--- run.sh ---
#!/bin/bash
# the make line also repeats each setting of config.mk as NAME=value (left out here)
make -C /OpenROAD-flow-scripts/flow DESIGN_CONFIG=/design/flow/config.mk WORK_HOME=/design/flow/orfs CLKGATE_MAP_FILE= finish
--- config.mk ---
export PLATFORM = sky130hd
export DESIGN_NAME = ALU_microprocessor
export DESIGN_NICKNAME = ALU_microprocessor
export VERILOG_FILES = /design/flow/design.v
export SDC_FILE = /design/flow/constraint.sdc
export NUM_CORES = 4
export LEC_CHECK = 0
export CAP_MARGIN = 20
export CELL_PAD_IN_SITES_GLOBAL_PLACEMENT = 1
export CORE_MARGIN = 2
export CORE_UTILIZATION = 34
export CTS_CLUSTER_DIAMETER = 287
export CTS_CLUSTER_SIZE = 99
export GPL_ROUTABILITY_DRIVEN = 0
export SLEW_MARGIN = 20
export TNS_END_PERCENT = 20
--- constraint.sdc ---
create_clock -name core_clock -period 7.0 [get_ports {alu_clk}]
set_input_delay 1.4000 -clock core_clock [delete_from_list [all_inputs] [get_ports {alu_clk}]]
set_output_delay 1.4000 -clock core_clock [all_outputs]
set_load 0.01 [all_outputs]
--- design.v ---
`timescale 1ns / 1ps
module ALU_microprocessor (
  input      [ 5:0]   alu_ctrl  ,
  input      [31:0]   in_1      ,
  input      [31:0]   in_2      ,
  input               alu_clk   ,
  output reg [31:0]   alu_rslt  ,
  output     [ 4:0]   alu_checks             
);
reg             N;                           
reg             Z;                           
reg             C;                           
reg             V;                           
reg             P;                           
always @(posedge alu_clk) begin
  case(alu_ctrl)
    5'd0 :  begin   
      {C,alu_rslt} = in_1 + in_2;            
      Z            = (alu_rslt==32'b0);
      N            = alu_rslt[31];
      V            = in_1[31]&&(in_2[31])&&(!alu_rslt[31]) || (!in_1[31])&&(!in_2[31])&&alu_rslt[31];
      P            = ^alu_rslt;
    end
    5'd1 :  begin   
      {C,alu_rslt} = in_1 + (-in_2);         
      C            = !C;
      Z            = (alu_rslt==32'b0);
      N            = alu_rslt[31];
      V            = in_1[31]&&(!in_2[31])&&(!alu_rslt[31]) || (!in_1[31])&&(in_2[31])&&alu_rslt[31];
      P            = ^alu_rslt;
    end
    5'd2 :  begin
      alu_rslt = in_1;                       
      Z        = (alu_rslt==32'b0);
      N        = alu_rslt[31];
      V        = 0;    
      C        = 0;
      P        = ^alu_rslt;
    end
     5'd3 :  begin
      alu_rslt = in_2;                       
      Z        = (alu_rslt==32'b0);
      N        = alu_rslt[31];
      V        = 0;    
      C        = 0;
      P        = ^alu_rslt;
    end
     5'd4 :  begin
      {C,alu_rslt} = in_1 + 1;               
      Z        = (alu_rslt==32'b0);
      N        = alu_rslt[31];
      V        = 0;
      P        = ^alu_rslt;    
    end
    5'd5 :  begin
      {C,alu_rslt} = in_2 + 1;               
      Z        = (alu_rslt==32'b0);
      N        = alu_rslt[31];
      V        = 0;   
      P        = ^alu_rslt; 
    end
    5'd6 :  begin
      alu_rslt = in_1 - 1;                   
      Z        = (alu_rslt==32'b0);
      N        = alu_rslt[31];
      V        = 0;    
      C        = alu_rslt[31];
      P        = ^alu_rslt;
    end
    5'd7 :  begin
      alu_rslt = in_2 - 1;                   
      Z        = (alu_rslt==32'b0);
      N        = alu_rslt[31];
      V        = 0;    
      C        = alu_rslt[31];
      P        = ^alu_rslt;
    end
    5'd8 :  begin   
      alu_rslt = in_1 & in_2;                
      Z        = (alu_rslt==32'b0);
      N        = alu_rslt[31];
      C        = 0;                          
      V        = 0;                          
      P        = ^alu_rslt;
    end
    5'd9 :  begin  
      alu_rslt = in_1 | in_2;                
      Z        = (alu_rslt==32'b0);
      N        = alu_rslt[31];
      V        = 0;                          
      C        = 0;                          
      P        = ^alu_rslt;
    end
    5'd10:  begin  
      alu_rslt = ~(in_1 & in_2);             
      Z        = (alu_rslt==32'b0);
      N        = alu_rslt[31];
      V        = 0;                          
      C        = 0;                          
      P        = ^alu_rslt;
    end
    5'd11:  begin  
      alu_rslt = ~(in_1 | in_2);             
      Z        = (alu_rslt==32'b0);
      N        = alu_rslt[31];
      V        = 0;                          
      C        = 0;                          
      P        = ^alu_rslt;
    end
    5'd12:  begin  
      alu_rslt = ~(in_1 ^ in_2);             
      Z        = (alu_rslt==32'b0);
      N        = alu_rslt[31];
      V        = 0;                          
      C        = 0;                          
      P        = ^alu_rslt;
    end
    5'd13:  begin  
      alu_rslt = in_1 ^ in_2;                
      Z        = (alu_rslt==32'b0);
      N        = alu_rslt[31];
      V        = 0;                          
      C        = 0;                          
      P        = ^alu_rslt;
    end
    5'd14:  begin  
      alu_rslt = ~in_1;                      
      Z        = (alu_rslt==32'b0);
      N        = alu_rslt[31];
      V        = 0;                          
      C        = 0;                          
      P        = ^alu_rslt;
    end
    5'd15:  begin  
      alu_rslt = ~in_2;                      
      Z        = (alu_rslt==32'b0);
      N        = alu_rslt[31];
      V        = 0;                          
      C        = 0;                          
      P        = ^alu_rslt;
    end
    5'd16:  begin
      alu_rslt = in_1 << 1;                  
      Z        = (alu_rslt==32'b0);
      N        = alu_rslt[31];
      V        = 0;                          
      C        = alu_rslt[31];
      P        = ^alu_rslt;
    end
    5'd17:  begin
      alu_rslt = in_2 << 1;                  
      Z        = (alu_rslt==32'b0);
      N        = alu_rslt[31];
      V        = 0;                          
      C        = alu_rslt[31];
      P        = ^alu_rslt;
    end
    5'd18:  begin
      alu_rslt = in_1 >> 1;                  
      Z        = (alu_rslt==32'b0);
      N        = alu_rslt[31];
      V        = 0;                          
      C        = alu_rslt[0];
      P        = ^alu_rslt;
    end
    5'd19:  begin
      alu_rslt = in_1 >> 1;                  
      Z        = (alu_rslt==32'b0);
      N        = alu_rslt[31];
      V        = 0;                          
      C        = alu_rslt[0];
      P        = ^alu_rslt;
    end
    5'd20:  begin
      alu_rslt = {in_1[30:0], in_1[31]};     
      Z        = (alu_rslt==32'b0);
      N        = 0;                          
      V        = 0;                          
      C        = 0;                          
      P        = ^alu_rslt;
    end
    5'd21:  begin
      alu_rslt = {in_2[30:0], in_2[31]};     
      Z        = (alu_rslt==32'b0);
      N        = 0;                          
      V        = 0;                          
      C        = 0;                          
      P        = ^alu_rslt;
    end
    5'd22:  begin
      alu_rslt = {in_1[0], in_1[31:1]};      
      Z        = (alu_rslt==32'b0);
      N        = 0;                          
      V        = 0;                          
      C        = 0;                          
      P        = ^alu_rslt;
    end
    5'd23:  begin
      alu_rslt = {in_2[0], in_2[31:1]};      
      Z        = (alu_rslt==32'b0);
      N        = 0;                          
      V        = 0;                          
      C        = 0;                          
      P        = ^alu_rslt;
    end
    default:  begin                          
      alu_rslt = 0; 
      {P,N,Z,C,V}= 5'b00100;                    
    end
  endcase  
end  
assign alu_checks = {P,V,Z,C,N};               
endmodule  
==> notes.md, run 1 <==
Status on the layout run. Final-layout setup total negative slack landed at 0 ns. Looking at the VDD voltage map, the peak drop is 0.134 mV. Setup repair after global routing left no endpoint under its margin. Power comes to 3.27 mW. Compound-gate portion of the synthesized area landed at 20.7%. Per the synthesis report, the single largest cell type by area occupies 30.3% of cell area. The clock network power reported by the tool is approximately 0.3 mW. The core region is 0.0526 mm^2. Worst endpoint data arrival time landed at 6.82 ns.

Initial core utilization landed at around a third. Post-layout minimum cycle time landed at 6.61 ns. Yosys instantiated no cell more often than ha_1. The share of the Yosys chip area taken by registers is around 4.1%. The final timing report counts setup violations totalling 0. According to the timing report, the critical path is launched from in_2[1]. Largest fanout of any net on the critical path landed at 10. Total number of placement rows landed at about 84.

The final timing report lists a max-slew violation count of 0. Per the synthesis report, the dominant area consumer among library cells is ha_1. Post-CTS repair ended up resizing 0 cells. Grouping stages by cell kind, the critical path spends the most delay in AND-OR/OR-AND gates. Hold analysis lists the worst path endpoint as alu_rslt[31]$_DFF_P_. Number of buffers added to fix hold violations after cts landed at 0. Number of flops mapped to enable cells by yosys landed at 0.

STA classifies the critical path endpoint as a flip-flop. Simple-gate portion of the synthesized area landed at roughly 16%. The detailed router placed 19900 vias in this run. The number of clock sinks came to 37. Global routing used 36.2% of the available tracks across all layers.

Total power divided by cell area landed at about 160 mW/mm^2. The setup path with the least slack is of type in2reg. Per the OpenROAD floorplan log, the width of the die is 234 um. Area share of xor/xnor cells in the synthesized design landed at 20.0%. Via count of the first global-routing pass landed at 19000. Looking at the group totals, the largest power group turns out to be combinational logic. In the power breakdown, the internal column shows 1.51 mW. Total clock buffers created by CTS landed at 5.

Number of warnings printed during yosys synthesis landed at 1. Area growth from synthesis to layout landed at 14.8%. In this run the count of I/O pins placed on the die edge is 108. Switching power landed at 1.76 mW.

Sequential cell power landed at 0.248 mW. Yosys reported that registers with async set or reset make up 0%. After layout, the worst setup slack is 0.388 ns.

The mapped netlist covers between 0.015 and 0.02 mm^2. Final worst-path cycle share landed at 94.5%. Per the CTS log, the root buffer master is clkbuf_16. Post-synthesis cell count from yosys landed at 2342. Achievable frequency landed at 0.151 GHz.

In this design, the critical path's most frequently occurring cell is xnor2_1. Post-route DRC violation count landed at 0. Note that the worst hold path type here is in2reg.

Sequential cells account for 7.6% of the total power. Biggest cell delay along the critical path landed at 0.74 ns. Maximum clock insertion buffer count landed at 2.

In this run the critical path is formed by clkdlybuf4s50_1 -> inv_1 -> ha_1 -> a211o_1 -> o211ai_1 -> o31ai_1 -> o211ai_1 -> a21oi_1 -> nor2b_1 -> o21ai_0 -> xnor2_1 -> ha_1 -> xnor2_1 -> xnor2_1 -> xnor2_1 -> xnor2_1 -> a32oi_1 -> o21ai_0 -> nor4_1 -> o211ai_2. Synthesized net count landed at 2852. Detailed placement ended at an HPWL of about 85 mm.

Area figure in the yosys stat output landed at between 0.015 and 0.02 mm^2. Looking at the clock tree report, the H-tree level count equals 2. Of the combinational cells, the family taking the most area is adder cells. After synthesis the netlist holds a flip-flop and latch count of 37. The detailed router finished its first iteration with slightly below 3000 violations. The tool warning count for the run is 231. In the CTS report, the clock slew at the register clock pins of the worst setup and hold paths is listed as 0.10 ns.

Total combinational power landed at 2.72 mW. Yosys reports that the most numerous cell types are ha_1 (437), xnor2_1 (379), inv_1 (175). Count of maximum capacitance violations landed at 0.

After synthesis, the netlist uses 95 different library cells. Cell count along the critical path landed at 20. The die is 234 um tall. Count of final hold-check violations landed at 0. Routed length per placed instance landed at 32.1 um.

Mux contribution to synthesized area landed at around 1.6%. Leakage power of the design landed at 8.63 nW. The worst hold path passes through 3 cells.

The first global-routing pass estimated 140 mm of wire. Arithmetic-cell share of the synthesized area counting full adders, half adders and majority gates landed at between 30% and 40%. Actual transition at the worst max-transition pin landed at 1.13 ns. A synthesized cell averages between 7 and 8 um^2. The floorplan step defined a die boundary enclosing 0.0550 mm^2. The share of total power dissipated in the clock network is a little under a tenth. Sum of routed wire length over all layers landed at a little over 100 mm.

Remaining global-route overflow landed at 0. TritonCTS built the clock tree. In this run switching power makes up 53.7% of total power. The commonest register cell is dfxtp_1. The main area contributors are ha_1 (30%), xnor2_1 (18%), dfxtp_1 (4.1%). Entering global routing, the biggest net connects 35 pins. At the worst endpoint, the required time is 7.21 ns. Count of TritonRoute iterations in the first routing pass landed at 6. Detailed-route vias per instance landed at 6.28. Post-placement worst setup slack landed at 0.177 ns.

The final layout contains 2982 nets. Initial antenna violation count landed at 2. For this design, the slowest cell found on the critical path is clkdlybuf4s50_1.

In this run the worst setup path terminates at P$_DFF_P_. Number of buffer and inverter instances along the worst setup path landed at 2. Synthesis produced 2342 cells. The buffer_ports step reported a buffer count of ~110. The slew check shows that the tightest pin keeps a relative margin of 23.9%. STA classifies the critical path startpoint as an input port. Buffers added to address setup during post-CTS repair amount to 0. The flow ran to the end and the layout has no timing, DRC or antenna violations. Combinational cells account for 83.2% of the total power. STA lists the startpoint of the worst hold path as alu_ctrl[1]. In this run the remaining antenna-violating nets after routing total 0.
-- stage by stage --
stage	utilization, %	instance area (um^2)	hold slack [ns]	cells
after floorplan	-	18100	1.54	2342
after global placement	39.1	20600	2.14	3153
after detailed placement	39.1	20600	2.13	3153
after CTS	39.4	20700	1.79	3161
after global routing	39.4	20700	1.82	3161
final	39.5	20700	1.83	3162
-- cell type report --
| type | count | area (um^2) |
|---|---|---|
| Tap cell | 688 | 861 |
| Sequential cell | 37 | 741 |
| Antenna cell | 1 | 2.50 |
| Multi-Input combinational cell | 1996 | 16100 |
| Clock inverter | 3 | 46.3 |
| Fill cell | 5506 | 31800 |
| Inverter | 186 | 698 |
| Clock buffer | 5 | 125 |
| Timing Repair Buffer | 246 | 2120 |
-- layer usage --
| layer | track usage, % | part of all wire, % | vias to the layer above |
|---|---|---|---|
| met5 | 0 | 0.013 | - |
| met4 | 18.0 | 6.0 | 2 |
| met3 | 7.59 | 12 | 230 |
| met2 | 55.1 | 42 | 1324 |
| met1 | 48.1 | 40 | 9640 |
| li1 | - | - | 8672 |
==> inputs of run 2 (changes only) <==
Settings changed: CELL_PAD_IN_SITES_GLOBAL_PLACEMENT 1 to default, CORE_MARGIN 2 to 7, CORE_UTILIZATION 34 to 40, CTS_CLUSTER_DIAMETER 287 to default, CTS_CLUSTER_SIZE 99 to default, TNS_END_PERCENT 20 to 60.
==> run 2 against run 1 <==
Against the previous run: still clean; worst hold slack got worse by 0.031 ns; sequential cell count unchanged; synthesized cell count stayed put; critical path type unchanged; largest power group unchanged.
==> notes.md, run 2 <==
Status on the layout run. The worst setup path is launched from an input port. The total combinational power was 2.64 mW (-3%). Area figure in the yosys stat output landed at 0.0181 mm^2 (unchanged).

The maximum clock insertion buffer count came to 2 (unchanged). The number of instances in the synthesized netlist was 2342 (unchanged). Initial core utilization landed at 40.7% (+6.3 points). The post-route worst hold slack is 1.80 ns (-0.0307 ns). The data required time at the worst endpoint was 7.19 ns (-0.02 ns).

Remaining global-route overflow landed at 0 (unchanged). The achievable frequency came to 0.152 GHz (+0.27%). Routed length per placed instance landed at 30.3 um (-5.4%). The worst endpoint data arrival time came to 6.78 ns (-0.04 ns). Looking at the group totals, the largest power group turns out to be combinational logic.

Part of the total power dissipated in the clock network landed at 8.7% (-0.5 points). Looking at hold timing, the worst path starts from alu_ctrl[1]. Switching share of power landed at 52.6% (-1.1 points). Number of flops mapped to enable cells by yosys landed at 0 (unchanged). The sequential element share of the synthesized area is 4.10% (unchanged). The number of warnings printed during yosys synthesis is 1 (unchanged).

Setup repair after global routing left no endpoint under its margin. The synthesis run shows the most used standard cells to be ha_1 (437), xnor2_1 (379), inv_1 (175). The cell count along the critical path is 20 (unchanged). Sorting the Yosys area breakdown by cell type puts at the top ha_1. The post-CTS setup buffer count came to 0 (unchanged).

The half-perimeter wire length after detailed placement is 75.4 mm (-11%). The slowest stage of the critical path is the clkdlybuf4s50_1 cell. Count of final hold-check violations landed at 0 (unchanged). The actual transition at the worst max-transition pin is 1.10 ns (-0.0340 ns).

Arithmetic-cell share of the synthesized area counting full adders, half adders and majority gates landed at 30.5% (unchanged). Among the non-sequential cells, adder cells take the most area. The largest fanout of any net on the critical path came to 6 (-4). The total of endpoints with negative setup slack in the final report is 0 (unchanged). The portion of total power attributed to combinational logic was 83.6% (+0.4 points). STA reports the tightest min-delay check as being of type in2reg. The total via count in the routed design came to 20500 (+3.2%).

Area growth from synthesis to layout landed at 13.1%. Core area landed at 0.0444 mm^2 (-15%). The simple-gate portion of the synthesized area is 16.3% (unchanged). The synthesized net count is 2852 (unchanged). Post-route DRC violation count landed at 0 (unchanged).

The leakage power of the design was 8.52 nW (-1.2%). Tightest slew margin relative to the limit landed at 26.2% (+2.3 points). The sequential cell power was 0.246 mW (about the same).

Switching power landed at 1.66 mW (-5.3%). The part of the power in registers was 7.8% (+0.2 points). For reference, the most critical setup path is categorized as in2reg. Number of placed instances, taps included landed at 3036 (-3.7%). Post-synthesis cell count from yosys landed at 2342 (unchanged). Number of buffers added to fix hold violations after cts landed at 0 (unchanged). The cell resize tally after clock tree synthesis is 0 (unchanged). The capture point of the critical path was reported as P$_DFF_P_. Maximum number of pins on one net before global-route repair landed at 34 (-2.9%).

Clock transition at the registers of the reported paths landed at 0.07 ns (-0.03 ns). Tracing the worst setup path back leads to its startpoint at in_2[0]. The main area contributors are ha_1 (30%), xnor2_1 (18%), dfxtp_1 (4.1%). The number of cells in the finished layout apart from fillers is 3045 (-3.7%). In this run the clock root is driven by a clkbuf_16.

The count of distinct cell types in the synthesized netlist came to 95 (unchanged). The clock sink count is 37 (unchanged). Mux contribution to synthesized area landed at 1.55% (unchanged).

Count of boundary I/O pins landed at 108 (unchanged). The count of TritonRoute iterations in the first routing pass came to 10 (+4). TritonCTS built the clock tree. Detailed-route vias per instance landed at 6.73 (+7.1%). Count of buffers inserted at the top-level ports landed at 107 (unchanged). Broken down by cell family, the worst path's largest delay share belongs to AND-OR/OR-AND gates.

The reported clock group power came to 0.275 mW (-8.9%). Area enclosed by the die boundary landed at 0.0513 mm^2 (-6.7%). The number of buffer and inverter instances along the worst setup path came to 1 (-1).

The total clock buffers created by CTS came to 5 (unchanged). The biggest cell delay along the critical path came to 0.52 ns (-0.22 ns). The endpoint of the worst hold path is reported as alu_rslt[31]$_DFF_P_.

Fraction of synthesis flops using an asynchronous set or reset pin landed at 0% (unchanged). Internal power summed over all cells landed at 1.50 mW (-0.79%). The compound-gate portion of the synthesized area was 20.7% (unchanged). The area fraction of the dominant cell type after synthesis was 30.3% (unchanged). The horizontal die dimension was 226 um (-3.4%). The largest voltage drop on the vdd net was 0.166 mV (+24%). Final worst-path cycle share landed at 94.2% (-0.26 points). Number of flip-flops and latches in the synthesized netlist landed at 37 (unchanged).

Count of maximum capacitance violations landed at 0 (unchanged). The layout net count was 2961 (-0.70%). The number of warning messages in the logs came to 231 (unchanged). Initial antenna violation count landed at 3 (+1). Post-synthesis area per instance landed at 7.71 um^2 (unchanged).

The number of design-rule violations left by the first detailed-router iteration is 3280 (+13%). The height of the chip was 226 um (-3.4%). The global router's overall resource usage was 34.2% (-1.9 points). The via count of the first global-routing pass is 19500 (+3.1%). The wire length of the first global-routing pass was 130 mm (-7.3%). The area share of xor/xnor cells in the synthesized design is 20.0% (unchanged). The worst setup path is captured at a flip-flop. Looking at the gate-level netlist, the highest instance count belongs to ha_1. Among the stages of the critical path, the cell type that occurs most often is xnor2_1.

The total power divided by cell area is 155 mW/mm^2 (-1.7%). Final-layout setup total negative slack landed at 0 ns (unchanged). The maximum level of the CTS H-tree was 2 (unchanged). The report lists the cells along the critical path as clkdlybuf4s50_1 -> ha_1 -> fa_1 -> a221oi_2 -> o211ai_1 -> a221oi_2 -> o21ai_2 -> o31ai_4 -> a41o_1 -> o21ai_0 -> xnor2_1 -> ha_1 -> xnor2_1 -> xnor2_1 -> xnor2_1 -> xnor2_1 -> a32oi_1 -> o21ai_0 -> nor4_1 -> o211ai_2. In the synthesized netlist the dominant register cell turns out to be dfxtp_1. The count of nets left with antenna violations after detail routing is 0 (unchanged). Power consumption landed at 3.17 mW (-3.2%).

The cell depth of the worst min-delay path was 4 (+1). The sum of routed wire length over all layers is 92.3 mm (-8.9%). The cell area after synthesis was 0.0181 mm^2 (unchanged).

The post-layout minimum cycle time was 6.59 ns (-0.0179 ns). Max-slew violation count landed at 0 (unchanged). The run finished with no timing, DRC or antenna violations. Total number of placement rows landed at 77 (-8.3%).
==> run 2: layer usage <==
layer / vias to the layer above / track usage, % / wire length [um]
met5: - / 0 / 14
met4: 2 / 24.8 / 8540
met3: 462 / 12.4 / 14000
met2: 1782 / 49.7 / 36600
met1: 9626 / 41.4 / 33200
li1: 8627 / - / -
==> run 2: layout make-up <==
| class | instances | area, um^2 |
|---|---|---|
| fill | 4367 | 24000 |
| sequential | 37 | 741 |
| clock inverter | 2 | 35.0 |
| clock buffer | 5 | 125 |
| antenna | 2 | 5.00 |
| inverter | 186 | 698 |
| tap | 592 | 741 |
| timing repair buffer | 225 | 1950 |
| multi-input combinational | 1996 | 16100 |
==> run 2: through the flow <==
stage	instance area, um^2	utilization [%]	worst slack (ns)
floorplan	18100	-	1.28
global placement	20300	45.6	0.472
detailed placement	20300	45.6	0.280
CTS	20400	46.0	0.612
global route	20400	46.0	0.225
finish	20400	46.0	0.406
==> inputs of run 3 (changes only) <==
Settings changed: CAP_MARGIN 20 to 5, CORE_MARGIN 7 to 2, CORE_UTILIZATION 40 to 72, CTS_CLUSTER_DIAMETER from default to 99, CTS_CLUSTER_SIZE from default to 14, GPL_ROUTABILITY_DRIVEN 0 to default, PLACE_DENSITY from default to 0.65, SETUP_SLACK_MARGIN from default to -0.35, SLEW_MARGIN 20 to 5, TNS_END_PERCENT 60 to default.
Clock period 7.0 ns to 5.19 ns, I/O delays scaled along.
==> run 3 against run 2 <==
Against the previous run: the flow now stops in global routing (5_1_grt); synthesized cell count stayed put; synthesized area unchanged; die area shrank 49%.
==> notes.md, run 3 <==
Implementation results. The flow did not finish. The flow halted during global routing (5_1_grt). The tool reported: "[ERROR GRT-0116] Global routing finished with congestion. Check the congestion regions in the DRC Viewer". The area share of xor/xnor cells in the synthesized design came to 20.0% (unchanged).

Initial core utilization landed at 73.8% (+33 points). Number of buffers added to fix hold violations after cts landed at 0 (unchanged). Number of instances in the synthesized netlist landed at 2342 (unchanged).

Fraction of synthesis flops using an asynchronous set or reset pin landed at 0% (unchanged). Count of boundary I/O pins landed at 108 (unchanged). The mux contribution to synthesized area came to 1.55% (unchanged). The height of the chip was 162 um (-28%).

Ranked by total cell area, the synthesized netlist is headed by ha_1 (30%), xnor2_1 (18%), dfxtp_1 (4.1%). Maximum clock insertion buffer count landed at 2 (unchanged). Simple-gate portion of the synthesized area landed at 16.3% (unchanged). In this run the clock root is driven by a clkbuf_16. The synthesis run identifies the leading combinational cell family as adder cells. By count the netlist is led by ha_1 (437), xnor2_1 (379), inv_1 (175).

The synthesized net count came to 2852 (unchanged). The post-synthesis cell count from yosys was 2342 (unchanged). Number of flip-flops and latches in the synthesized netlist landed at 37 (unchanged). Total number of placement rows landed at 57 (-26%).

Count of buffers inserted at the top-level ports landed at 107 (unchanged). Looking at the cell usage after synthesis, the top flip-flop cell is dfxtp_1. The sequential element share of the synthesized area is 4.10% (unchanged). RePlAce ended its routability-driven mode at a weighted congestion of 1.33.

Area fraction of the dominant cell type after synthesis landed at 30.3% (unchanged). The number of warnings printed during yosys synthesis was 1 (unchanged). Count of distinct cell types in the synthesized netlist landed at 95 (unchanged).

Remaining global-route overflow landed at 127. Half-perimeter wire length after detailed placement landed at 77.2 mm (+2.4%). The total clock buffers created by CTS is 5 (unchanged). The post-synthesis area per instance came to 7.71 um^2 (unchanged).

The area enclosed by the die boundary was 0.0264 mm^2 (-49%). The arithmetic-cell share of the synthesized area counting full adders, half adders and majority gates is 30.5% (unchanged). The core area came to 0.0245 mm^2 (-45%).

Sorting the Yosys area breakdown by cell type puts at the top ha_1. Clock sink count landed at 37 (unchanged). The cell area after synthesis came to 0.0181 mm^2 (unchanged). Global router's overall resource usage landed at between 70% and 80%. Area after detailed placement landed at 0.0224 mm^2 (+11%). The compound-gate portion of the synthesized area was 20.7% (unchanged).

The area figure in the yosys stat output was 0.0181 mm^2 (unchanged). The post-placement worst setup slack was -0.706 ns (-0.986 ns). Number of flops mapped to enable cells by yosys landed at 0 (unchanged). Maximum level of the CTS H-tree landed at 2 (unchanged). ha_1 is the most common cell in the netlist. Horizontal die dimension landed at 162 um (-28%).
run 3: timing repair:
action	in CTS
pin swaps	10
buffers inserted	1
endpoints found under the setup margin	1
resized	4
run 3: per-stage QoR:
step	hold WS, ns	std cells	power [mW]	util [%]	TNS [ns]
after floorplan	1.18	2342	2.63	-	-0.169
after global placement	1.50	3105	3.94	91.8	-0.743
after detailed placement	1.51	3105	4.08	91.8	-1.22
after CTS	1.21	3114	4.47	92.4	-0.570
run 3: routing by layer:
metal / GRT usage, % / overflow
met4: 78.7 / 57
met3: 62.0 / 4
met1: 77.9 / 0
met5: 43.8 / 1
met2: 95.3 / 65
==> inputs of run 4 (changes only) <==
Settings changed: CAP_MARGIN 5 to 20, CTS_CLUSTER_SIZE 14 to 57, SETUP_SLACK_MARGIN -0.35 to default, SLEW_MARGIN 5 to 20.
Clock period 5.19 ns to 4.6 ns, I/O delays scaled along.
==> run 4 against run 3 <==
Against the previous run: the flow stops in clock tree synthesis (4_1_cts); synthesized area unchanged; synthesized cell count unchanged; die area is the same.
==> notes.md, run 4 <==
Implementation results. The flow did not finish. The flow stopped in clock tree synthesis (4_1_cts). The tool reported: "[ERROR DPL-0038] Utilization greater than 100%, impossible to legalize". Among the non-sequential cells, adder cells take the most area. Area enclosed by the die boundary landed at 0.0264 mm^2 (unchanged). Horizontal die dimension landed at 162 um (unchanged). The main area contributors are ha_1 (30%), xnor2_1 (18%), dfxtp_1 (4.1%).

Fraction of synthesis flops using an asynchronous set or reset pin landed at 0% (unchanged). The number of placed instances, taps included is 3277 (+5.5%). The area share of xor/xnor cells in the synthesized design came to 20.0% (unchanged). The total number of placement rows was 57 (unchanged). The initial core utilization was 73.8% (unchanged).

Sorting the Yosys area breakdown by cell type puts at the top ha_1. The count of boundary I/O pins was 108 (unchanged). Cell area after synthesis landed at 0.0181 mm^2 (unchanged). The height of the chip is 162 um (unchanged). Number of flip-flops and latches in the synthesized netlist landed at 37 (unchanged). The arithmetic-cell share of the synthesized area counting full adders, half adders and majority gates was 30.5% (unchanged). The area figure in the yosys stat output is 0.0181 mm^2 (unchanged).

Compound-gate portion of the synthesized area landed at 20.7% (unchanged). The area after detailed placement is 0.0238 mm^2 (+6.2%). The number of warnings printed during yosys synthesis is 1 (unchanged).

The mux contribution to synthesized area came to 1.55% (unchanged). The count of buffers inserted at the top-level ports was 107 (unchanged). The count of distinct cell types in the synthesized netlist is 95 (unchanged). Final weighted congestion in routability-driven placement landed at 1.30 (-2.7%). The commonest cells after synthesis are ha_1 (437), xnor2_1 (379), inv_1 (175). The post-synthesis area per instance is 7.71 um^2 (unchanged). The core area came to 0.0245 mm^2 (unchanged).

The sequential element share of the synthesized area came to 4.10% (unchanged). Half-perimeter wire length after detailed placement landed at 87.7 mm (+14%). The post-synthesis cell count from yosys is 2342 (unchanged).

The most used flip-flop cell after synthesis is dfxtp_1. The number of instances in the synthesized netlist came to 2342 (unchanged). The number of flops mapped to enable cells by yosys was 0 (unchanged). Area fraction of the dominant cell type after synthesis landed at 30.3% (unchanged). Simple-gate portion of the synthesized area landed at 16.3% (unchanged). The synthesized net count is 2852 (unchanged). Yosys instantiated no cell more often than ha_1.
## run 4: metrics by stage
step | setup WS, ns | utilization, %
floorplan | -0.164 | -
global placement | -0.869 | 97.5
detailed placement | -1.25 | 97.5
==> inputs of run 5 (changes only) <==
Settings changed: ABC_AREA from default to 1, CORE_ASPECT_RATIO from default to 0.7, CORE_UTILIZATION 72 to 51, CTS_CLUSTER_DIAMETER 99 to 396, CTS_CLUSTER_SIZE 57 to 97, PLACE_DENSITY 0.65 to default, SETUP_SLACK_MARGIN from default to 0.47, TNS_END_PERCENT from default to 10.
Clock period 4.6 ns to 3.82 ns, I/O delays scaled along.
==> run 5 against run 4 <==
Against the previous run: now fails the layout checks on setup timing; synthesized cell count grew 59%; die area grew 71%; synthesized area grew 22%.
==> notes.md, run 5 <==
Status on the layout run. The fraction of synthesis flops using an asynchronous set or reset pin was 0% (unchanged). In the power breakdown, the internal column shows 3.84 mW. The area enclosed by the die boundary came to 0.0450 mm^2 (+71%). In this build the clock could be raised as far as 0.250 GHz. Arithmetic-cell share of the synthesized area counting full adders, half adders and majority gates landed at 24.9% (-5.6 points). In this run switching power makes up 54.7% of total power.

Cell area after synthesis landed at 0.0221 mm^2 (+22%). For reference, the critical path cell chain is clkdlybuf4s15_1 -> inv_1 -> buf_4 -> ha_1 -> nand2_1 -> inv_1 -> a21oi_1 -> nand2_2 -> buf_4 -> buf_4 -> xor2_2 -> ha_1 -> xnor2_1 -> xnor2_1 -> nand3_1 -> buf_4 -> nand3_1 -> nand3_2 -> nand2_1 -> inv_1 -> nand2_1 -> nor2_2 -> nand2_1. The compound-gate portion of the synthesized area was 11.3% (-9.4 points). Final worst-path setup slack landed at -0.187 ns. Simple-gate portion of the synthesized area landed at 39.3% (+23 points). The most frequently used library cell after synthesis is nand2_1.

Reported clock group power landed at 0.632 mW. Height of the chip landed at 178 um (+9.7%). The tree is rooted in a clkbuf_16.

Maximum clock insertion buffer count landed at 2. Setup repair after global routing could not meet its margin everywhere. Sequential element share of the synthesized area landed at 3.35% (-0.75 points). Post-layout minimum cycle time landed at approximately 4 ns. Data required time at the worst endpoint landed at roughly 4.1 ns. Sum of routed wire length over all layers landed at roughly 150 mm.

Actual transition at the worst max-transition pin landed at 0.899 ns. Looking at hold timing, the worst path starts from in_2[3]. OpenSTA lists the critical path endpoint as P$_DFF_P_.

Looking at area per cell type in the netlist, the leader is ha_1. The flow ran to the end, but the layout failed its checks. The via count of the first global-routing pass was 32100. The final timing report lists a max-slew violation count of 0. The final timing summary puts the cycle share of the worst path at 105%. The number of warnings printed during yosys synthesis was 1 (unchanged). The number of antenna diodes in the final layout is 0. In the final routed layout, each cell accounts on average for 26.9 um.

The synthesized net count came to 4236 (+49%). The worst setup path is launched from an input port. Post-route worst hold slack landed at a little over 0.9 ns. The number of flip-flops and latches in the synthesized netlist was 37 (unchanged). The area share of xor/xnor cells in the synthesized design came to 11.1% (-8.9 points). Mux contribution to synthesized area landed at 0% (-1.6 points). Area figure in the yosys stat output landed at 0.0221 mm^2 (+22%). OpenSTA lists the critical path startpoint as in_1[10]. The main area contributors are ha_1 (25%), nand2_1 (20%), inv_1 (7.5%). Half-perimeter wire length after detailed placement landed at 113 mm (+29%). Entering global routing, the biggest net connects 26 pins. Total clock buffers created by CTS landed at 5. Post-synthesis cell count from yosys landed at 3726 (+59%). The number of flops mapped to enable cells by yosys came to 0 (unchanged). Checking max transition, the worst relative margin is 40.0%. Global router's overall resource usage landed at about three fifths.

In the hold report, the worst path ends at alu_rslt[2]$_DFF_P_. Among all stages on the critical path, the largest delay is contributed by ha_1. The initial core utilization was 51.9% (-22 points).

By area, the combinational part of the netlist is dominated by simple AND/OR/NAND/NOR gates. Counting buffers and inverters, the worst setup path is 23 cells deep. For this run, the detailed router reports a per-instance via density of approximately 6.5. Max-cap violations in this run came to 0. In this run, power in combinational logic comes to 7.39 mW. Looking at the setup timing report, the critical path kind is in2reg.

The count of buffers inserted at the top-level ports is 107 (unchanged). The first detailed-routing pass took 22 iterations. The final report lists the setup-violating endpoint count as 4.

Per the OpenROAD power report, switching power amounts to 4.64 mW. Among all stages on the critical path, the maximum delay recorded is 0.32 ns. Core area landed at 0.0426 mm^2 (+74%).

Horizontal die dimension landed at 253 um (+56%). The checks that failed: setup timing. Total number of placement rows landed at 63 (+11%). Count of final hold-check violations landed at 0. TritonCTS built the clock tree. Total power divided by cell area landed at 244 mW/mm^2. The worst setup path is captured at a flip-flop. Number of cells in the finished layout apart from fillers landed at 5420. Part of the power in registers landed at 5.3%.

Remaining global-route overflow landed at 0. Number of filler instances in the final layout landed at 2987. Part of the total power dissipated in the clock network landed at 7.5%. The share of total power dissipated in combinational logic is 87.2%. The detail route stage leaves a number of antenna-violating nets equal to 0. Leakage power of the design landed at 17.8 nW. Post-synthesis area per instance landed at 5.93 um^2 (-23%). Number of design-rule violations left by the first detailed-router iteration landed at roughly 7300. The script reports the combined buffer and inverter count of the critical path as 8. Area growth from synthesis to layout landed at 57.5%.

The path class of the tightest hold or removal check is in2reg. Looking at the clock tree report, the H-tree level count equals 2. Largest fanout of any net on the critical path landed at 5. The area fraction of the dominant cell type after synthesis is 24.7% (-5.5 points). Count of boundary I/O pins landed at 108 (unchanged).

Final weighted congestion in routability-driven placement landed at 1.30 (+0.54%). Cell depth of the worst min-delay path landed at 4. Total via count in the routed design landed at ~35000. In this design, the largest share of critical-path delay is due to buffers and inverters.

The number of instances in the synthesized netlist is 3726 (+59%). Largest voltage drop on the vdd net landed at about 0.28 mV. Ranked by power, first place goes to combinational logic. The flow reports power dissipated in sequential cells as about 0.45 mW. Number of warning messages in the logs landed at 236. At the worst endpoint, the arrival time is between 4 and 5 ns. Sorting the synthesized cells by how often they occur yields nand2_1 (1154), inv_1 (440), ha_1 (437). In the final design database the tool counted 5377 nets. Initial antenna violation count landed at 4. Clock sink count landed at 37.

The first global-routing pass estimated 201 mm of wire. Number of placed instances, taps included landed at 5293 (+62%). Per the synth stats, the flop cell with the highest instance count is dfxtp_1. The count of distinct cell types in the synthesized netlist was 59 (-38%). Post-route DRC violation count landed at 0.

Clock transition at the registers of the reported paths landed at 0.08 ns.
==> run 5: per-layer routing <==
layer	track usage, %	wire length [um]
met1	74.0	50900
met2	79.7	50600
met3	36.4	29000
met4	40.8	14800
met5	2.53	250
==> run 5: metrics by stage <==
step	util [%]	setup slack [ns]	TNS [ns]	power, mW	area [um^2]
5_1_grt	81.8	-0.231	-0.457	8.67	34800
3_5_place_dp	72.8	-1.10	-2.55	6.13	31000
4_1_cts	80.0	0.122	0	7.42	34000
2_1_floorplan	-	0.253	0	3.53	22200
3_3_place_gp	72.8	-1.08	-2.07	5.96	31000
6_report	81.8	-0.187	-0.389	8.48	34800
==> run 5: final cells by class <==
class	instances	area (um^2)	share of cell area [%]
clock buffer	5	125	0.360
clock inverter	3	65.1	0.187
inverter	473	1820	5.22
multi-input combinational	3143	21800	62.8
sequential	37	741	2.13
tap	552	691	1.98
timing repair buffer	1207	9520	27.4
==> run 5: timing repair <==
item,CTS,global route
resized,615,157
pin swaps,156,87
hold buffers,0,0
endpoints found under the setup margin,21,9
setup buffers,95,24
==> inputs of run 6 (changes only) <==
Settings changed: CORE_ASPECT_RATIO 0.7 to default, HOLD_SLACK_MARGIN from default to 0.17, SETUP_SLACK_MARGIN 0.47 to 0.83.
==> run 6 against run 5 <==
Against the previous run: the run now fails in global routing (5_1_grt); synthesized area stayed put; synthesized cell count stayed put; die area hardly changed.
==> notes.md, run 6 <==
Implementation results. Arithmetic-cell share of the synthesized area counting full adders, half adders and majority gates landed at 24.9% (unchanged). Looking at the gate-level netlist, the highest instance count belongs to nand2_1. The post-synthesis cell count from yosys was 3726 (unchanged).

The synthesis report lists the most area-consuming cells as ha_1 (25%), nand2_1 (20%), inv_1 (7.5%). Horizontal die dimension landed at 212 um (-16%). Maximum level of the CTS H-tree landed at 2 (unchanged). Area enclosed by the die boundary landed at 0.0450 mm^2 (about the same). The cell sitting at the root of the clock tree is a clkbuf_16. The total number of placement rows came to 76 (+21%).

Number of flip-flops and latches in the synthesized netlist landed at 37 (unchanged). In the synthesized netlist, the dominant kind of combinational cell is simple AND/OR/NAND/NOR gates. Count of boundary I/O pins landed at 108 (unchanged). The tool reported: "[ERROR GRT-0116] Global routing finished with congestion. Check the congestion regions in the DRC Viewer". The compound-gate portion of the synthesized area came to 11.3% (unchanged).

Count of distinct cell types in the synthesized netlist landed at 59 (unchanged). Sequential element share of the synthesized area landed at 3.35% (unchanged). The flow stopped in global routing (5_1_grt). The post-placement worst setup slack was -1.03 ns (+0.0763 ns). The synthesized net count is 4236 (unchanged). Half-perimeter wire length after detailed placement landed at 115 mm (+1.4%). The area share of xor/xnor cells in the synthesized design is 11.1% (unchanged). Area figure in the yosys stat output landed at 0.0221 mm^2 (unchanged). For this run, the leading register cell type out of synthesis is dfxtp_1. Number of buffers added to fix hold violations after cts landed at 0 (unchanged). Maximum clock insertion buffer count landed at 2 (unchanged). The post-synthesis area per instance is 5.93 um^2 (unchanged). Number of warnings printed during yosys synthesis landed at 1 (unchanged). Core area landed at 0.0429 mm^2 (+0.75%). Fraction of synthesis flops using an asynchronous set or reset pin landed at 0% (unchanged).

Global router's overall resource usage landed at 68.3%. Area after detailed placement landed at 0.0311 mm^2 (+0.50%). Remaining global-route overflow landed at 19. In the synthesized netlist, the cells that appear most often are nand2_1 (1154), inv_1 (440), ha_1 (437). The cell type that accounts for the most area after synthesis is ha_1. Clock sink count landed at 37 (unchanged).

Area fraction of the dominant cell type after synthesis landed at 24.7% (unchanged). Simple-gate portion of the synthesized area landed at 39.3% (unchanged). The total clock buffers created by CTS came to 5 (unchanged). Height of the chip landed at 212 um (+19%). Number of flops mapped to enable cells by yosys landed at 0 (unchanged).

Number of instances in the synthesized netlist landed at 3726 (unchanged). The run stopped with a tool error. The cell area after synthesis is 0.0221 mm^2 (unchanged).

The mux contribution to synthesized area is 0% (unchanged). Initial core utilization landed at 51.5% (-0.39 points). Count of buffers inserted at the top-level ports landed at 107 (unchanged).

The final weighted congestion in routability-driven placement was 1.28 (-1.6%).
## run 6: metal layers
layer  track usage [%]  GRT overflow
met5              11.5             0
met4              66.6             8
met3              47.8             0
met2              88.8            11
met1              69.6             0
## run 6: metrics by stage
step / hold slack (ns) / instances / power [mW] / TNS [ns]
CTS: 0.819 / 5468 / 7.44 / 0
detailed placement: 1.50 / 5338 / 6.11 / -2.09
global placement: 1.50 / 5338 / 5.94 / -1.79
floorplan: 0.903 / 3726 / 3.53 / 0
## run 6: timing repair
item | CTS
pin swaps | 198
buffers inserted | 122
resized | 797
endpoints found under the setup margin | 36
endpoints found under the hold margin | 0
==> inputs of run 7 (changes only) <==
Settings changed: ABC_AREA 1 to 0, CAP_MARGIN 20 to 10, CELL_PAD_IN_SITES_DETAIL_PLACEMENT from default to 2, CELL_PAD_IN_SITES_GLOBAL_PLACEMENT from default to 0, CORE_UTILIZATION 51 to 18, CTS_CLUSTER_DIAMETER 396 to 331, CTS_CLUSTER_SIZE 97 to 53, GPL_ROUTABILITY_DRIVEN from default to 0, GPL_TIMING_DRIVEN from default to 0, HOLD_SLACK_MARGIN 0.17 to default, MAX_ROUTING_LAYER from default to met4, MIN_ROUTING_LAYER from default to met2, PLACE_DENSITY_LB_ADDON from default to 0.22, SETUP_SLACK_MARGIN 0.83 to default, SLEW_MARGIN 20 to 0, TNS_END_PERCENT 10 to 35.
Clock period 3.82 ns to 6.7 ns, I/O delays scaled along.
==> run 7 against run 6 <==
Against the previous run: the run again fails in global routing (5_1_grt); synthesized area fell by 18%; synthesized cell count fell by 37%; die area rose by 130%.
==> notes.md, run 7 <==
Implementation results. Number of warnings printed during yosys synthesis landed at 1 (unchanged). Horizontal die dimension landed at 321 um (+51%). Maximum clock insertion buffer count landed at 2 (unchanged). The fraction of synthesis flops using an asynchronous set or reset pin came to 0% (unchanged). The synthesized design spends more area on one cell type than any other, namely ha_1. Number of instances in the synthesized netlist landed at 2342 (-37%). The count of boundary I/O pins came to 108 (unchanged). In the synthesized netlist, the dominant kind of combinational cell is adder cells. Synthesized net count landed at 2852 (-33%). Cell area after synthesis landed at 0.0181 mm^2 (-18%). Sequential element share of the synthesized area landed at 4.10% (+0.75 points). The total clock buffers created by CTS was 5 (unchanged). Clock tree synthesis selected as its root buffer the cell clkbuf_16. The tool reported: "[ERROR GRT-0116] Global routing finished with congestion. Check the congestion regions in the DRC Viewer". The number of flops mapped to enable cells by yosys came to 0 (unchanged). Maximum level of the CTS H-tree landed at 2 (unchanged). Post-synth the commonest register cell is dfxtp_1. The half-perimeter wire length after detailed placement was 103 mm (-11%). The core area was 0.0997 mm^2 (+130%). Simple-gate portion of the synthesized area landed at 16.3% (-23 points). The area after detailed placement came to 0.0208 mm^2 (-33%). The area fraction of the dominant cell type after synthesis is 30.3% (+5.5 points). By instance count, the leading cell after synthesis is ha_1. According to the logs, the last stage reached was global routing (5_1_grt). Area share of xor/xnor cells in the synthesized design landed at 20.0% (+8.9 points). Compound-gate portion of the synthesized area landed at 20.7% (+9.4 points). The post-synthesis area per instance came to 7.71 um^2 (+30%). The clock sink count came to 37 (unchanged). The main area contributors are ha_1 (30%), xnor2_1 (18%), dfxtp_1 (4.1%). The height of the chip was 321 um (+51%).

Post-synthesis cell count from yosys landed at 2342 (-37%). By count the netlist is led by ha_1 (437), xnor2_1 (379), inv_1 (175). Arithmetic-cell share of the synthesized area counting full adders, half adders and majority gates landed at 30.5% (+5.6 points). Total number of placement rows landed at 116 (+53%).

The initial core utilization was 18.1% (-33 points). The count of buffers inserted at the top-level ports is 105 (-1.9%). Number of flip-flops and latches in the synthesized netlist landed at 37 (unchanged).

Area enclosed by the die boundary landed at 0.103 mm^2 (+130%). The run stopped with a tool error. Area figure in the yosys stat output landed at 0.0181 mm^2 (-18%). Global router's overall resource usage landed at 48.1%. Remaining global-route overflow landed at 42.

The number of buffers added to fix hold violations after cts came to 0 (unchanged). The count of distinct cell types in the synthesized netlist is 95 (+61%). The mux contribution to synthesized area was 1.55% (+1.6 points).
[run 7: repair_timing]
action | 4_1_cts
setup buffers | 8
gates resized | 86
endpoints found under the setup margin | 2
hold endpoints to repair | 0
pin swaps | 7
[run 7: metal layers]
metal	GRT usage (%)	GRT overflow
met1	-	-
met2	51.0	5
met3	55.2	35
met4	30.2	2
met5	-	-
[run 7: through the flow]
step | hold slack [ns] | setup TNS (ns) | cells | setup WS [ns] | util, %
after floorplan | 1.48 | 0 | 2342 | 1.04 | -
after global placement | 2.08 | -2.98 | 3745 | -1.97 | 20.8
after detailed placement | 2.08 | -2.85 | 3747 | -1.98 | 20.8
after CTS | 1.62 | 0 | 3763 | 0.000595 | 21.2
==> inputs of run 8 (changes only) <==
Settings changed: ABC_AREA 0 to default, CAP_MARGIN 10 to 20, CELL_PAD_IN_SITES_DETAIL_PLACEMENT 2 to default, CELL_PAD_IN_SITES_GLOBAL_PLACEMENT 0 to default, CORE_UTILIZATION 18 to 53, CTS_CLUSTER_DIAMETER 331 to 304, CTS_CLUSTER_SIZE 53 to 99, GPL_TIMING_DRIVEN 0 to default, MAX_ROUTING_LAYER met4 to default, MIN_ROUTING_LAYER met2 to default, PLACE_DENSITY_LB_ADDON 0.22 to default, SLEW_MARGIN 0 to 20, TNS_END_PERCENT 35 to 40.
Clock period 6.7 ns to 7.0 ns, I/O delays scaled along.
==> run 8 against run 7 <==
Against the previous run: now clean on timing, DRC and antenna; synthesized cell count is the same; synthesized area unchanged; die area shrank 65%.
==> notes.md, run 8 <==
Status on the layout run. The run finished with no timing, DRC or antenna violations. Maximum number of pins on one net before global-route repair landed at 40. The synthesized net count was 2852 (unchanged). Count of final hold-check violations landed at 0.

The worst setup path is captured at a flip-flop. Cell count along the critical path landed at 20. Yosys shows that the main logic family after synthesis is adder cells. Per the timing report, the biggest fanout along the worst path comes to 8. Per report_power, the Clock row totals 0.308 mW. The worst setup path is of the in2reg kind. Internal power comes to 1.52 mW. The compound-gate portion of the synthesized area was 20.7% (unchanged). Number of warning messages in the logs landed at 232. Cell resize tally after clock tree synthesis landed at 0 (-100%). The first global-routing pass estimated 129 mm of wire. Number of placed instances, taps included landed at 2901 (-23%). Count of nets left with antenna violations after detail routing landed at 0. In this run, flip-flops and latches consume 7.7% of the power. Area figure in the yosys stat output landed at 0.0181 mm^2 (unchanged).

Count of buffers inserted at the top-level ports landed at 107 (+1.9%). Area growth from synthesis to layout landed at 12.6%. The initial core utilization came to 53.9% (+36 points). The via count of the first global-routing pass came to 19300. For this block, the initial DRC count from the detailed router was 4001.

The total clock buffers created by CTS was 5 (unchanged). Part of the total power dissipated in the clock network landed at 9.5%. Setup repair after global routing left no endpoint under its margin. Post-placement worst setup slack landed at 0.127 ns (+2.11 ns). Cell area after synthesis landed at 0.0181 mm^2 (unchanged). For the worst setup path, the data arrival time is 7.00 ns. Total combinational power landed at about 2.7 mW. The half-perimeter wire length after detailed placement is 75.2 mm (-27%). The script reports the combined buffer and inverter count of the critical path as 2. Total of endpoints with negative setup slack in the final report landed at 0. Post-CTS setup buffer count landed at 0 (-8). Leakage power of the design landed at 8.57 nW. Cell depth of the worst min-delay path landed at 4. Per report_power, the Sequential row totals roughly 0.25 mW. The worst-case max-slew headroom was logged as 15.0%. The final timing report lists a max-slew violation count of 0. The cell that appears most often on the critical path is xnor2_1. In this run the worst setup path begins at in_1[1]. OpenROAD reports that the post-layout worst path occupies between 90% and 100% of the period. The core area came to 0.0335 mm^2 (-66%). The kind of cell with the highest combined delay along the critical path is AND-OR/OR-AND gates. Per the hold report, the tightest min-delay path originates at in_2[4]. The area after detailed placement came to 0.0201 mm^2 (-3.0%). The number of flip-flops and latches in the synthesized netlist came to 37 (unchanged). For this run, the slowest stage of the critical path takes around 0.8 ns.

The biggest slice of the total power is consumed by combinational logic. The number of buffers added to fix hold violations after cts was 0 (unchanged). Multi-input logic area landed at 0.0161 mm^2.

Across every metal layer, demand over resource in global routing totals 49.9%. In this run the critical path is formed by clkdlybuf4s50_1 -> inv_1 -> ha_1 -> a211o_1 -> o211ai_1 -> o31ai_1 -> o211ai_1 -> a21oi_1 -> nor2b_1 -> o21ai_0 -> xnor2_1 -> ha_1 -> xnor2_1 -> xnor2_1 -> xnor2_1 -> xnor2_1 -> a32oi_1 -> o21ai_0 -> nor4_1 -> o211ai_2. Count of distinct cell types in the synthesized netlist landed at 95 (unchanged).

In the hold report, the worst path ends at alu_rslt[3]$_DFF_P_. For this design, the slowest cell found on the critical path is clkdlybuf4s50_1. Final-layout setup total negative slack landed at 0 ns. In the post-synthesis netlist, the cell with the most instances is ha_1. Horizontal die dimension landed at 189 um (-41%). Remaining global-route overflow landed at 0. Portion of total power attributed to combinational logic landed at 82.8%. Number of cells in the finished layout apart from fillers landed at ~2900. The largest total area in the synthesized netlist belongs to ha_1. Post-synthesis cell count from yosys landed at 2342 (unchanged). In this run the power spent charging and discharging nets is around 1.7 mW. Dividing the detail-routed via count by the number of cells gives 7.01. Maximum level of the CTS H-tree landed at 2 (unchanged). Per the detail_route report, the via count comes to 20400. The area enclosed by the die boundary was 0.0356 mm^2 (-65%). After synthesis, the most frequently instantiated cells are ha_1 (437), xnor2_1 (379), inv_1 (175). Achievable frequency landed at around 0.15 GHz. Footprint of the flip-flops and latches landed at 741 um^2. Post-synthesis area per instance landed at 7.71 um^2 (unchanged). Maximum clock insertion buffer count landed at 2 (unchanged). The finished layout reports a core utilization of 60.6%. Mux contribution to synthesized area landed at 1.55% (unchanged). TritonCTS built the clock tree. Data required time at the worst endpoint landed at roughly 7.2 ns. For this run, the post-layout net count is 2970. Post-route worst hold slack landed at 1.92 ns. The pin closest to its max-slew limit shows a slew of 1.26 ns.

Per the detail_route report, routed wire per instance is 31.5 um. After layout, the minimum clock period comes to 6.79 ns. Final worst-path setup slack landed at 0.213 ns.

Fraction of synthesis flops using an asynchronous set or reset pin landed at 0% (unchanged). The tree is rooted in a clkbuf_16. The clock sink count is 37 (unchanged). Power consumption landed at 3.23 mW. In the final layout, the fill cell count is 3192. The total number of placement rows is 67 (-42%). The number of warnings printed during yosys synthesis came to 1 (unchanged). The number of flops mapped to enable cells by yosys came to 0 (unchanged).

Count of TritonRoute iterations in the first routing pass landed at 12. The arithmetic-cell share of the synthesized area counting full adders, half adders and majority gates was 30.5% (unchanged). Height of the chip landed at 189 um (-41%).

Post-route DRC violation count landed at 0. Area share of xor/xnor cells in the synthesized design landed at 20.0% (unchanged). For this run, the leading register cell type out of synthesis is dfxtp_1. Initial antenna violation count landed at 9.

Looking at the VDD voltage map, the peak drop is a little over 0.4 mV. The area fraction of the dominant cell type after synthesis is 30.3% (unchanged). Sequential element share of the synthesized area landed at 4.10% (unchanged).

Note that the worst hold path type here is in2reg. Per the run summary, max-cap violations total 0. The number of instances in the synthesized netlist is 2342 (unchanged). Count of boundary I/O pins landed at 108 (unchanged). The most critical setup path has its endpoint at P$_DFF_P_.

The final layout contains routed wiring with a total length of 91.6 mm. In this run the power density over the cells is 159 mW/mm^2. For reference, the top cells by area after synthesis are ha_1 (30%), xnor2_1 (18%), dfxtp_1 (4.1%).

STA classifies the critical path startpoint as an input port. Simple-gate portion of the synthesized area landed at 16.3% (unchanged). The finished cells cover between 0.02 and 0.025 mm^2. Per the post-CTS timing run, clock transition at the registers of the reported paths is 0.09 ns. The script computed the net switching share of total power as 53.0%.
run 8: final cells by class:
cell class                 count  area share [%]
antenna                        4          0.0492
sequential                    37            3.64
tap                          448            2.76
multi-input combinational   1996            79.3
inverter                     186            3.43
clock buffer                   6           0.683
clock inverter                 2           0.185
timing repair buffer         234            9.91
run 8: layer usage:
layer  part of all wire, %  routed length, um  track usage (%)
met5                  0.14                128             1.24
met4                   8.6               7860             32.8
met3                    16              14900             21.9
met2                    39              36100             72.1
met1                    36              32700             59.7
==> inputs of run 9 (changes only) <==
Settings changed: ABC_AREA from default to 0, CORE_UTILIZATION 53 to 34, CTS_CLUSTER_DIAMETER 304 to 82, CTS_CLUSTER_SIZE 99 to default, GPL_ROUTABILITY_DRIVEN 0 to 1, MIN_ROUTING_LAYER from default to met2, PLACE_DENSITY_LB_ADDON from default to 0.18, SETUP_SLACK_MARGIN from default to 1.11, TNS_END_PERCENT 40 to default.
Clock period 7.0 ns to 5.56 ns, I/O delays scaled along.
==> run 9 against run 8 <==
Against the previous run: the flow now stops in global routing (5_1_grt); synthesized cell count did not move; synthesized area did not move; die area rose by 55%.
==> notes.md, run 9 <==
Implementation results. The flow did not finish. It got as far as global routing (5_1_grt) and failed there. The tool reported: "[ERROR GRT-0116] Global routing finished with congestion. Check the congestion regions in the DRC Viewer". The sequential element share of the synthesized area came to 4.10% (unchanged). Post-synthesis cell count from yosys landed at 2342 (unchanged). Among the non-sequential cells, adder cells take the most area.

The area share of xor/xnor cells in the synthesized design came to 20.0% (unchanged). The number of instances in the synthesized netlist is 2342 (unchanged). The arithmetic-cell share of the synthesized area counting full adders, half adders and majority gates came to 30.5% (unchanged). The number of placed instances, taps included was 3547 (+22%).

The half-perimeter wire length after detailed placement was 97.6 mm (+30%). Mux contribution to synthesized area landed at 1.55% (unchanged). The tree is rooted in a clkbuf_16. The post-synthesis area per instance came to 7.71 um^2 (unchanged). Area enclosed by the die boundary landed at 0.0550 mm^2 (+55%). By instance count, the leading cell after synthesis is ha_1. Horizontal die dimension landed at 234 um (+24%). Global router's overall resource usage landed at 68.5%.

By area the synthesized netlist is led by ha_1 (30%), xnor2_1 (18%), dfxtp_1 (4.1%). The synthesized net count was 2852 (unchanged). Height of the chip landed at 234 um (+24%).

The synthesized design spends more area on one cell type than any other, namely ha_1. The cell area after synthesis is 0.0181 mm^2 (unchanged). The initial core utilization came to 34.4% (-19 points). The commonest cells after synthesis are ha_1 (437), xnor2_1 (379), inv_1 (175). The fraction of synthesis flops using an asynchronous set or reset pin came to 0% (unchanged).

The area figure in the yosys stat output was 0.0181 mm^2 (unchanged). The number of flip-flops and latches in the synthesized netlist came to 37 (unchanged). The number of warnings printed during yosys synthesis came to 1 (unchanged).

Clock sink count landed at 37 (unchanged). After global routing the overflow that remains totals 5. Count of boundary I/O pins landed at 108 (unchanged).

Total clock buffers created by CTS landed at 5 (unchanged). The synthesis report names the predominant flop master as dfxtp_1. Maximum clock insertion buffer count landed at 2 (unchanged).

Simple-gate portion of the synthesized area landed at 16.3% (unchanged). The total number of placement rows came to 84 (+25%). Core area landed at 0.0526 mm^2 (+57%). Compound-gate portion of the synthesized area landed at 20.7% (unchanged). Count of distinct cell types in the synthesized netlist landed at 95 (unchanged). The maximum level of the CTS H-tree came to 2 (unchanged). After its last routability iteration, the placer logged a weighted congestion of 1.30. The count of buffers inserted at the top-level ports is 107 (unchanged). Number of flops mapped to enable cells by yosys landed at 0 (unchanged). Area fraction of the dominant cell type after synthesis landed at 30.3% (unchanged).
-- run 9: metrics by stage --
stage	TNS, ns	utilization (%)	setup WS, ns	hold slack [ns]	cell area [um^2]
floorplan	0	-	0.604	1.25	18200
global placement	-0.833	45.0	-0.609	1.69	23700
detailed placement	-0.732	45.0	-0.489	1.70	23700
CTS	0	47.3	0.367	1.27	24900
-- run 9: per-layer routing --
| metal | GRT overflow | global-route usage, % |
|---|---|---|
| met1 | - | - |
| met2 | 0 | 71.0 |
| met3 | 4 | 80.2 |
| met4 | 0 | 47.0 |
| met5 | 1 | 57.1 |
-- run 9: repair_timing --
action / 4_1_cts
hold buffers: 0
setup buffers: 35
hold endpoints to repair: 0
gates resized: 281
pin swaps: 76
setup endpoints to repair: 7
==> inputs of run 10 (changes only) <==
Settings changed: ABC_AREA 0 to default, CELL_PAD_IN_SITES_DETAIL_PLACEMENT from default to 2, CORE_UTILIZATION 34 to 54, CTS_CLUSTER_DIAMETER 82 to default, GPL_ROUTABILITY_DRIVEN 1 to 0, HOLD_SLACK_MARGIN from default to 0.16, MIN_ROUTING_LAYER met2 to default, PLACE_DENSITY from default to 0.66, PLACE_DENSITY_LB_ADDON 0.18 to default, SETUP_SLACK_MARGIN 1.11 to default, TNS_END_PERCENT from default to 35.
Clock period 5.56 ns to 9.84 ns, I/O delays scaled along.
==> run 10 against run 9 <==
Against the previous run: synthesized area unchanged; the run fails in detailed placement (3_5_place_dp); synthesized cell count unchanged; die area shrank 36%.
==> notes.md, run 10 <==
Implementation results. Arithmetic-cell share of the synthesized area counting full adders, half adders and majority gates landed at 30.5% (unchanged). Height of the chip landed at 187 um (-20%). Among all flip-flop cells after synthesis, the most frequent one is dfxtp_1. Count of distinct cell types in the synthesized netlist landed at 95 (unchanged).

Initial core utilization landed at 55.2% (+21 points). Area fraction of the dominant cell type after synthesis landed at 30.3% (unchanged). The main area contributors are ha_1 (30%), xnor2_1 (18%), dfxtp_1 (4.1%).

Number of flip-flops and latches in the synthesized netlist landed at 37 (unchanged). Compound-gate portion of the synthesized area landed at 20.7% (unchanged). The sequential element share of the synthesized area was 4.10% (unchanged). The flow did not finish. The post-synthesis cell count from yosys is 2342 (unchanged).

Grouping non-sequential cells by family puts the most area in adder cells. Among all cell types in the netlist, the one instantiated most often is ha_1. The post-synthesis area per instance was 7.71 um^2 (unchanged). The first error in the log reads "[ERROR DPL-0033] detailed placement checks failed during check placement". Synthesized net count landed at 2852 (unchanged). Progress stopped at detailed placement (3_5_place_dp). The fraction of synthesis flops using an asynchronous set or reset pin came to 0% (unchanged). The area enclosed by the die boundary is 0.0349 mm^2 (-36%). Mux contribution to synthesized area landed at 1.55% (unchanged). The number of warnings printed during yosys synthesis was 1 (unchanged). Area figure in the yosys stat output landed at 0.0181 mm^2 (unchanged). Horizontal die dimension landed at 187 um (-20%). The count of buffers inserted at the top-level ports is 107 (unchanged). The core area came to 0.0327 mm^2 (-38%). The total number of placement rows came to 66 (-21%).

The number of flops mapped to enable cells by yosys came to 0 (unchanged). Area share of xor/xnor cells in the synthesized design landed at 20.0% (unchanged). The number of instances in the synthesized netlist is 2342 (unchanged). The synthesis run shows the most used standard cells to be ha_1 (437), xnor2_1 (379), inv_1 (175). Looking at area per cell type in the netlist, the leader is ha_1. Count of boundary I/O pins landed at 108 (unchanged). Simple-gate portion of the synthesized area landed at 16.3% (unchanged). Cell area after synthesis landed at 0.0181 mm^2 (unchanged).
==> inputs of run 11 (changes only) <==
Settings changed: CELL_PAD_IN_SITES_DETAIL_PLACEMENT 2 to default, CORE_UTILIZATION 54 to 40, CTS_CLUSTER_DIAMETER from default to 383, CTS_CLUSTER_SIZE from default to 100, GPL_ROUTABILITY_DRIVEN 0 to default, HOLD_SLACK_MARGIN 0.16 to 0.24, PLACE_DENSITY 0.66 to default, SETUP_SLACK_MARGIN from default to -0.7, TNS_END_PERCENT 35 to default.
Clock period 9.84 ns to 7.0 ns, I/O delays scaled along.
==> run 11 against run 10 <==
Against the previous run: synthesized cell count is the same; synthesized area is the same; die area grew 34%; now clean on timing, DRC and antenna.
==> notes.md, run 11 <==
Status on the layout run. The post-synthesis cell count from yosys came to 2342 (unchanged). The worst setup path is launched from an input port. The transition time recorded at the tightest slew-check pin is about 1.2 ns. Multi-input logic area landed at 0.0161 mm^2.

Sum of routed wire length over all layers landed at 106 mm. The pre-CTS setup check shows a worst slack of 0.207 ns. The critical path runs through a total of 21 cells. After layout, the worst path uses 95.8% of the clock period. Fraction of synthesis flops using an asynchronous set or reset pin landed at 0% (unchanged). The count of nets left with antenna violations once routing finished came out at 0. Power attributed to sequential cells is 0.246 mW. Largest voltage drop on the vdd net landed at 0.141 mV. The area share of xor/xnor cells in the synthesized design is 20.0% (unchanged). The critical path starts at in_2[1]. Count of TritonRoute iterations in the first routing pass landed at 10. Layout net count landed at 3004. In this run, flip-flops and latches consume roughly 7.4% of the power.

CTS built an H-tree with a depth of 2. The largest single stage delay on the critical path is around 0.65 ns. Per the breakdown, switching nets consume a little over half of all power. The most numerous cell type found on the critical path is xnor2_1.

The number of flip-flops and latches in the synthesized netlist came to 37 (unchanged). Looking at the setup timing report, the critical path kind is in2reg. Post-route DRC violation count landed at 0.

Hold-check failures listed in the final report amount to 0. For reference, the top cells by area after synthesis are ha_1 (30%), xnor2_1 (18%), dfxtp_1 (4.1%). Remaining global-route overflow landed at 0. The core area was 0.0444 mm^2 (+36%). The routed design shows a wire length per standard cell of approximately 34 um.

Number of filler instances in the final layout landed at 4533. The synthesis run identifies the leading combinational cell family as adder cells. Along the worst hold path, the cell count comes to 4. Per the summary, power density relative to cell area is around 160 mW/mm^2. Area enclosed by the die boundary landed at 0.0469 mm^2 (+34%). Mux contribution to synthesized area landed at 1.55% (unchanged). For reference, the critical path is captured by P$_DFF_P_. The flow ran to the end and the layout has no timing, DRC or antenna violations.

Counting instances in the post-synthesis netlist gives the leading cell types as ha_1 (437), xnor2_1 (379), inv_1 (175). The congestion estimate from routability-driven global placement came to 1.04. Worst endpoint data arrival time landed at just under 7 ns. The via count of the first global-routing pass came to 19300. The flow measured a signed area growth from synthesis to layout of 14.9%. Of all cell types, the one taking the most synthesized area is ha_1. Largest fanout of any net on the critical path landed at 8. TritonCTS built the clock tree. Number of buffer and inverter instances along the worst setup path landed at 3. Total number of placement rows landed at 77 (+17%). CTS saw 37 sinks.

The cell area after synthesis came to 0.0181 mm^2 (unchanged). The number of flops mapped to enable cells by yosys was 0 (unchanged). The critical path's slowest stage uses the library cell clkdlybuf4s50_1.

The count of boundary I/O pins came to 108 (unchanged). Area fraction of the dominant cell type after synthesis landed at 30.3% (unchanged). Reported clock group power landed at 0.275 mW. Total of endpoints with negative setup slack in the final report landed at 0.

Portion of total power attributed to combinational logic landed at 84.4%. The initial antenna violation count is 6. The compound-gate portion of the synthesized area is 20.7% (unchanged). Horizontal die dimension landed at 216 um (+16%). Post-CTS setup buffer count landed at 0. Initial core utilization landed at 40.7% (-15 points).

Dividing the detail-routed via count by the number of cells gives around 6.6. Number of placed instances, taps included landed at approximately 3100. Internal power comes to 1.52 mW. Global router's overall resource usage landed at between 40% and 50%.

The number of warnings printed during yosys synthesis is 1 (unchanged). The path with the worst hold slack has its endpoint at alu_rslt[1]$_DFF_P_. Number of warning messages in the logs landed at 231. Number of design-rule violations left by the first detailed-router iteration landed at 3062. Footprint of the flip-flops and latches landed at 741 um^2. Final worst-path setup slack landed at roughly 0.30 ns. Synthesized net count landed at 2852 (unchanged). After the flow finishes, the layout carries non-filler instances totaling 3088. Setup repair after global routing left no endpoint under its margin.

Sequential element share of the synthesized area landed at 4.10% (unchanged). In this run the critical path is formed by clkdlybuf4s50_1 -> buf_4 -> inv_1 -> ha_1 -> a211o_1 -> o211ai_1 -> o31ai_1 -> o211ai_1 -> a21oi_1 -> nor2b_1 -> o21ai_0 -> xnor2_1 -> ha_1 -> xnor2_1 -> xnor2_1 -> xnor2_1 -> xnor2_1 -> a32oi_1 -> o21ai_0 -> nor4_1 -> o211ai_2. For this design the static power due to leakage is 8.73 nW. In this run the deepest clock path goes through 2 buffers. Number of instances in the synthesized netlist landed at 2342 (unchanged). Max-slew violation count landed at 0. The analysis attributes to net switching a power of 1.82 mW. Looking at hold timing, the worst path starts from alu_ctrl[1].

Part of the total power dissipated in the clock network landed at 8.2%. STA reports the tightest min-delay check as being of type in2reg. Count of maximum capacitance violations landed at 0. Broken down by cell family, the worst path's largest delay share belongs to AND-OR/OR-AND gates. Simple-gate portion of the synthesized area landed at 16.3% (unchanged). Timing would allow up to 0.149 GHz. Looking at the worst setup and hold paths, the clock pins of their registers show a slew of 0.08 ns. Maximum number of pins on one net before global-route repair landed at 34.

For this run, the leading register cell type out of synthesis is dfxtp_1. The synthesis stats list as the most numerous cell ha_1. Detailed routing inserted a total of a little over 20000 vias. For the worst setup path, the data required time is 7.19 ns.

The worst setup path is captured at a flip-flop. Measured on the finished design, the core utilization comes to a little under half. Total combinational power landed at approximately 2.8 mW. CTS added clock buffers totalling 5. Across all checked pins, the minimum headroom to the slew limit is 21.1%. The first global-routing pass estimated 146 mm of wire.

Of all power groups, the one with the highest power is combinational logic. For the finished layout, the period the worst path requires is 6.70 ns. The post-synthesis area per instance is 7.71 um^2 (unchanged). Number of buffers added to fix hold violations after cts landed at 0. The cell sitting at the root of the clock tree is a clkbuf_16. Height of the chip landed at 216 um (+16%). Count of distinct cell types in the synthesized netlist landed at 95 (unchanged).

In this run, post-CTS repair resized a total of 0 instances. The count of buffers inserted at the top-level ports was 107 (unchanged). Half-perimeter wire length after detailed placement landed at 88.7 mm. The area figure in the yosys stat output is 0.0181 mm^2 (unchanged). Adding up every negative setup slack in the final design gives 0 ns.

Arithmetic-cell share of the synthesized area counting full adders, half adders and majority gates landed at 30.5% (unchanged).
run 11: through the flow:
step,total power [mW],hold WS (ns),instance area [um^2]
2_1_floorplan,1.95,1.54,18100
3_3_place_gp,2.94,2.04,20600
3_5_place_dp,2.94,2.05,20600
4_1_cts,3.23,1.73,20700
5_1_grt,3.43,1.73,20700
6_report,3.34,1.73,20800
run 11: area by class of cell:
class,count,share of cell area (%)
Multi-Input combinational cell,1996,77.8
Timing Repair Buffer,268,10.9
Sequential cell,37,3.57
Tap cell,592,3.57
Inverter,186,3.36
Clock buffer,6,0.669
Clock inverter,2,0.0663
Antenna cell,1,0.0121
run 11: metal layers:
| layer | part of all wire (%) | track usage, % | wire (um) |
|---|---|---|---|
| met5 | 0.021 | 0 | 22 |
| met4 | 6.0 | 22.1 | 6360 |
| met3 | 13 | 14.0 | 14200 |
| met2 | 41 | 65.2 | 43600 |
| met1 | 40 | 57.1 | 42000 |
Power figures rest on the tool's default switching activity, not on a simulated workload.
